run A:
// ConvEngine
module ConvEngine (
    input         clk,
    input         rst,
    input  [31:0] DMAport,        
    input         acc_enable,     
    input         acc_clear,      
    output [31:0] result          
);
Size in the first run: ~4100 cells after synthesis, ~180 flip-flops.
clock: 10.0 ns
lec_check: 0
abc_area: 1
cap_margin: 35
cell_pad_in_sites_detail_placement: 2
cell_pad_in_sites_global_placement: 3
core_margin: 8
core_utilization: 72
cts_cluster_diameter: 204
gpl_routability_driven: 0
gpl_timing_driven: 1
min_routing_layer: met2
place_density_lb_addon: 0.26
setup_slack_margin: 2.63
slew_margin: 20
tns_end_percent: 75
run.sh (not shown) runs the stock make flow with config.mk's settings and CLKGATE_MAP_FILE=.
Status: run A FAILED at global placement without I/O (tool error)
### run A -> run B
# run A
export LEC_CHECK = 0
export ABC_AREA = 1
export CAP_MARGIN = 35
export CELL_PAD_IN_SITES_DETAIL_PLACEMENT = 2
export CELL_PAD_IN_SITES_GLOBAL_PLACEMENT = 3
export CORE_MARGIN = 8
export CORE_UTILIZATION = 72
export CTS_CLUSTER_DIAMETER = 204
export GPL_ROUTABILITY_DRIVEN = 0
export GPL_TIMING_DRIVEN = 1
export MIN_ROUTING_LAYER = met2
export PLACE_DENSITY_LB_ADDON = 0.26
export SETUP_SLACK_MARGIN = 2.63
export SLEW_MARGIN = 20
export TNS_END_PERCENT = 75
create_clock -name core_clock -period 10.0 [get_ports {clk}]
# run B
export LEC_CHECK = 0
export CAP_MARGIN = 20
export CORE_MARGIN = 2
export CORE_UTILIZATION = 72
export MAX_ROUTING_LAYER = met4
export PLACE_DENSITY_LB_ADDON = 0.06
export SETUP_SLACK_MARGIN = 1.93
export SLEW_MARGIN = 20
create_clock -name core_clock -period 10.0 [get_ports {clk}]
==> comparison <==
Post-synth design cell area improves in run B relative to run A. Between run B and run A, the initial cell density of the core does not differ in any meaningful way. Area share of and-or/or-and cells after synthesis: lower on run B. Apart from run A, each of run A and run B ends the flow with a layout that passes the timing, DRC and antenna checks. Run A | ERROR | global placement without I/O. Compared run B vs run A, and count of standard-cell rows is down in run B. The final reports for run B and run A show synthesized area divided by synthesized cell count higher in the former. Per the comparison of run B with run A, post-synthesis share of cell area spent on xor and xnor gates went up 0.69 points, post-synthesis cell count from yosys went down about 19%. Of run A and run B, run B shows the lower die outline area, with run A above it. Chip area from the yosys synthesis statistics down 2.5% in run B wrt run A. On run B: mux cell area share after synthesis is 5.0 points higher than what run A gave. Going from run A to run B, number of distinct library cell variants in the gate-level netlist after synthesis grows by 17.
Edits applied to the flow inputs when going from run B to run C:
# run B
export LEC_CHECK = 0
export CAP_MARGIN = 20
export CORE_MARGIN = 2
export CORE_UTILIZATION = 72
export MAX_ROUTING_LAYER = met4
export PLACE_DENSITY_LB_ADDON = 0.06
export SETUP_SLACK_MARGIN = 1.93
export SLEW_MARGIN = 20
create_clock -name core_clock -period 10.0 [get_ports {clk}]
# run C
export LEC_CHECK = 0
export ABC_AREA = 0
export CAP_MARGIN = 25
export CELL_PAD_IN_SITES_GLOBAL_PLACEMENT = 3
export CORE_MARGIN = 2
export CORE_UTILIZATION = 25
export CTS_CLUSTER_DIAMETER = 367
export CTS_CLUSTER_SIZE = 100
export PLACE_DENSITY = 0.81
export SLEW_MARGIN = 20
export TNS_END_PERCENT = 25
create_clock -name core_clock -period 10.0 [get_ports {clk}]
### Flow results
Run B -> run C: hold buffer count at cts delta 0, exact match
In the metrics for run B and run C, the one carrying the lower number of placed instances with taps included is run B.
Diff run B -> run C: global-route usage lost 27 points; instance count along the most critical hold path lost 1; non-clock buffer count lost 41%; maximum number of pins on one net before global-route repair lost 43; final setup slack of the worst path lost 450 ps.
The faster design of the two is run B; run C tops out lower.

* * *

ConvEngine again, from the RTL that the note above started with.
clock: 4.71 ns
lec_check: 0
abc_area: 1
cap_margin: 20
core_margin: 2
core_utilization: 72
cts_cluster_diameter: 371
cts_cluster_size: 100
place_density: 0.38
setup_slack_margin: 1.08
slew_margin: 20
tns_end_percent: 10
The baseline finished with setup timing left.
==> next run, changes <==
Settings changed: ABC_AREA 1 to unset, CORE_UTILIZATION 72 to 24, CTS_CLUSTER_DIAMETER 371 to unset, CTS_CLUSTER_SIZE 100 to unset, PLACE_DENSITY 0.38 to unset, SETUP_SLACK_MARGIN 1.08 to unset, TNS_END_PERCENT 10 to unset.
Clock period 4.71 ns to 10.9 ns, I/O delays scaled along.
Effect:
- With this change the flow finished with timing, DRC and antenna clean
- first-iteration DRC count falls by 59%
- global-route usage goes down by 30 points
- area after synthesis shrinks by 2.5%
- worst setup slack improves by 4.5 ns
- cell count climbs by 3.2%
==> next run, changes <==
Settings changed: ABC_AREA set to 1, CORE_UTILIZATION 24 to 62.
Via count goes up by 12%.
Final area is lower by 2.6%.
Wire length went up by 0.56%.
Global-route usage is higher by 20 points.
Hold slack degrades by 0.050 ns.
Setup slack gains 0.72 ns.
==> next run, changes <==
Settings changed: ABC_AREA 1 to unset, CORE_UTILIZATION 62 to 40.
Clock period 10.9 ns to 10.0 ns, I/O delays scaled along.
Outcome: The new run completed with no timing, DRC or antenna violations. Die area came out higher by about 50%. Clock-buffer cell count increases by 3. Worst setup slack degrades by 1.4 ns. Wire length came out lower by about 3.2%. Register-to-register slack loses 1.4 ns. Cell count falls by about 5%. Hold slack improved by 0.012 ns. Area after synthesis drops by about 2.5%.
==> next run, changes <==
Settings changed: ABC_AREA set to 0, CAP_MARGIN 20 to 25, CORE_UTILIZATION 40 to 72, CTS_CLUSTER_DIAMETER set to 367, CTS_CLUSTER_SIZE set to 100, PLACE_DENSITY set to 0.81, TNS_END_PERCENT set to 25.
Outcome: The new run finished with timing, DRC and antenna clean. Global-route usage increases by 18 points. Routed wire length rises by 2.7%. Area after synthesis stays the same. Setup slack loses 0.34 ns. Final area falls by about 1.6%. Cell count came out lower by 11%. Non-clock buffer count is unchanged.
==> next run, changes <==
Settings changed: ABC_AREA 0 to unset, CAP_MARGIN 25 to 35, CELL_PAD_IN_SITES_GLOBAL_PLACEMENT set to 3, CTS_CLUSTER_DIAMETER 367 to 204, CTS_CLUSTER_SIZE 100 to unset, GPL_TIMING_DRIVEN set to 1, PLACE_DENSITY 0.81 to unset, PLACE_DENSITY_LB_ADDON set to 0.26, SETUP_SLACK_MARGIN set to 2.63, TNS_END_PERCENT 25 to 80.
After rerunning: The new run aborted during 3_1_place_gp_skip_io, error FLW-0024; synthesized cell count does not change; synthesized area does not change; die size stays the same.
